## cache
module cache(
    clk,
    proc_reset,
    proc_read,
    proc_write,
    proc_addr,
    proc_wdata,
    proc_stall,
    proc_rdata,
    mem_read,
    mem_write,
    mem_addr,
    mem_rdata,
    mem_wdata,
    mem_ready
);
    input          clk;
    input          proc_reset;
    input          proc_read, proc_write;
    input   [29:0] proc_addr;
    input   [31:0] proc_wdata;
    output reg        proc_stall;
    output reg [31:0] proc_rdata;
    input  [127:0] mem_rdata;
    input          mem_ready;
    output reg     mem_read, mem_write;
    output reg [27:0] mem_addr;
    output reg [127:0] mem_wdata;
	reg [127:0] block0, block1, block2, block3, block4, block5, block6, block7, block; 	 
	reg [7:0] valid, valid_save;
	reg [7:0] dirty, dirty_save;
	reg [24:0] tag0, tag1, tag2, tag3, tag4, tag5, tag6, tag7;
	reg [24:0] tag0_save, tag1_save, tag2_save, tag3_save, tag4_save, tag5_save, tag6_save, tag7_save;
	reg hit, stall, dirty_bit, valid_bit;
	reg [24:0] tag, tag_save;
	reg [127:0] data_4word;
	reg [1:0] state, next_state;
	reg [127:0] mem_data;
	reg [127:0] block0_save, block1_save,block2_save,block3_save,block4_save,block5_save,block6_save,block7_save;
	wire clk_i, rst_i;
assign clk_i = clk;
assign rst_i = proc_reset;
	always@ (*) begin   
		case(proc_addr[4:2])
		3'd0: begin
			dirty_bit = dirty_save[0];
			data_4word = block0_save;
			tag = tag0_save;
			valid_bit = valid_save[0];
		end
		3'd1: begin
			dirty_bit = dirty_save[1];
			data_4word = block1_save;
			tag = tag1_save;
  ...
For scale: about 390 I/O pins, roughly 60000 um^2 of cells after synthesis.
make LEC_CHECK=0 CAP_MARGIN=20 CORE_MARGIN=2 CORE_UTILIZATION=72 CTS_CLUSTER_SIZE=50 HOLD_SLACK_MARGIN=-0.08 MAX_ROUTING_LAYER=met4 PLACE_DENSITY=0.64 SETUP_SLACK_MARGIN=-0.27 SLEW_MARGIN=20 finish   # period 4.18 ns
run.sh (not shown) runs the stock make flow with config.mk's settings and CLKGATE_MAP_FILE=.
The first run produced a layout that fails on capacitance limit, slew limit, setup timing.
==> next run, changes <==
- CAP_MARGIN: 20 -> 25
- CELL_PAD_IN_SITES_DETAIL_PLACEMENT: unset -> 1
- CORE_ASPECT_RATIO: unset -> 1.17
- CORE_MARGIN: 2 -> 6
- CORE_UTILIZATION: 72 -> 45
- CTS_CLUSTER_DIAMETER: unset -> 178
- CTS_CLUSTER_SIZE: 50 -> unset
- GPL_ROUTABILITY_DRIVEN: unset -> 1
- GPL_TIMING_DRIVEN: unset -> 0
- HOLD_SLACK_MARGIN: -0.08 -> unset
- MAX_ROUTING_LAYER: met4 -> met5
- PLACE_DENSITY: 0.64 -> 0.6
- SETUP_SLACK_MARGIN: -0.27 -> unset
- SLEW_MARGIN: 20 -> 40
- TNS_END_PERCENT: unset -> 20
- clock period: 4.18 -> 9.75 ns (I/O delays scaled with it)
Effect: This time the run finished but failed the layout checks on setup timing. Cell area went down by 2.0%. Clock-buffer cell count went up by 9. Non-clock buffer count went down by 247.
==> next run, changes <==
- CAP_MARGIN: 25 -> 30
- CELL_PAD_IN_SITES_DETAIL_PLACEMENT: 1 -> unset
- CORE_ASPECT_RATIO: 1.17 -> unset
- CORE_MARGIN: 6 -> 2
- CORE_UTILIZATION: 45 -> 68
- CTS_CLUSTER_DIAMETER: 178 -> unset
- CTS_CLUSTER_SIZE: unset -> 37
- GPL_ROUTABILITY_DRIVEN: 1 -> unset
- GPL_TIMING_DRIVEN: 0 -> unset
- HOLD_SLACK_MARGIN: unset -> 0.3
- MAX_ROUTING_LAYER: met5 -> met4
- PLACE_DENSITY: 0.6 -> unset
- SETUP_SLACK_MARGIN: unset -> 0.62
- SLEW_MARGIN: 40 -> 20
- TNS_END_PERCENT: 20 -> unset
- clock period: 9.75 -> 4.18 ns (I/O delays scaled with it)
This time the run aborted during global routing (5_1_grt) with ODB-0269.
Synthesized area is unchanged.
Die size falls by 36%.
Synthesized cell count does not change.

* * *

Starting RTL as in the previous note.
clock: 4.18 ns
lec_check: 0
cap_margin: 20
core_margin: 2
core_utilization: 72
cts_cluster_size: 50
hold_slack_margin: -0.08
max_routing_layer: met4
place_density: 0.64
setup_slack_margin: -0.27
slew_margin: 20
tns_end_percent: 40
The first run completed and failed the layout checks on setup timing.
Then changed:
==> flow/config.mk (replaced) <==
export PLATFORM = sky130hd
export DESIGN_NAME = cache
export DESIGN_NICKNAME = cache
export VERILOG_FILES = /design/flow/design.v
export SDC_FILE = /design/flow/constraint.sdc
export NUM_CORES = 4
export LEC_CHECK = 0
export CAP_MARGIN = 20
export CORE_MARGIN = 2
export CORE_UTILIZATION = 66
export MAX_ROUTING_LAYER = met4
export PLACE_DENSITY = 0.6
export SLEW_MARGIN = 20
==> flow/constraint.sdc (replaced) <==
create_clock -name core_clock -period 6.29 [get_ports {clk}]
set_input_delay 1.2580 -clock core_clock [delete_from_list [all_inputs] [get_ports {clk}]]
set_output_delay 1.2580 -clock core_clock [all_outputs]
set_load 0.01 [all_outputs]
After rerunning: This time the run ran to the end with no violations. Critical path depth drops by 1. Non-clock buffer count drops by 569. Wire length drops by 14%. Cell count drops by 7.0%. Global-route usage drops by 12 points. Sequential power drops by 36%. Synthesized area is unchanged. Via count drops by 14%. Cell area drops by 7.4%. Count of clock-buffer cells in the layout climbs by 4. Hold slack degrades by 3.1 ps.
Then changed:
--- a/flow/config.mk
+++ b/flow/config.mk
@@ -8,6 +8,10 @@
 export CAP_MARGIN = 20
 export CORE_MARGIN = 2
-export CORE_UTILIZATION = 66
-export MAX_ROUTING_LAYER = met4
-export PLACE_DENSITY = 0.6
+export CORE_UTILIZATION = 72
+export CTS_CLUSTER_DIAMETER = 373
+export CTS_CLUSTER_SIZE = 41
+export HOLD_SLACK_MARGIN = -0.09
+export PLACE_DENSITY_LB_ADDON = 0.0
+export SETUP_SLACK_MARGIN = 1.14
 export SLEW_MARGIN = 20
+export TNS_END_PERCENT = 5
==> flow/constraint.sdc (replaced) <==
create_clock -name core_clock -period 4.18 [get_ports {clk}]
set_input_delay 0.8360 -clock core_clock [delete_from_list [all_inputs] [get_ports {clk}]]
set_output_delay 0.8360 -clock core_clock [all_outputs]
set_load 0.01 [all_outputs]
Result: Now the flow aborted during global routing (5_1_grt), error ODB-0269; die size goes down by a little under a tenth; area after synthesis stays the same; synthesized cell count is unchanged.
Power figures rest on the tool's default switching activity, not on a simulated workload.
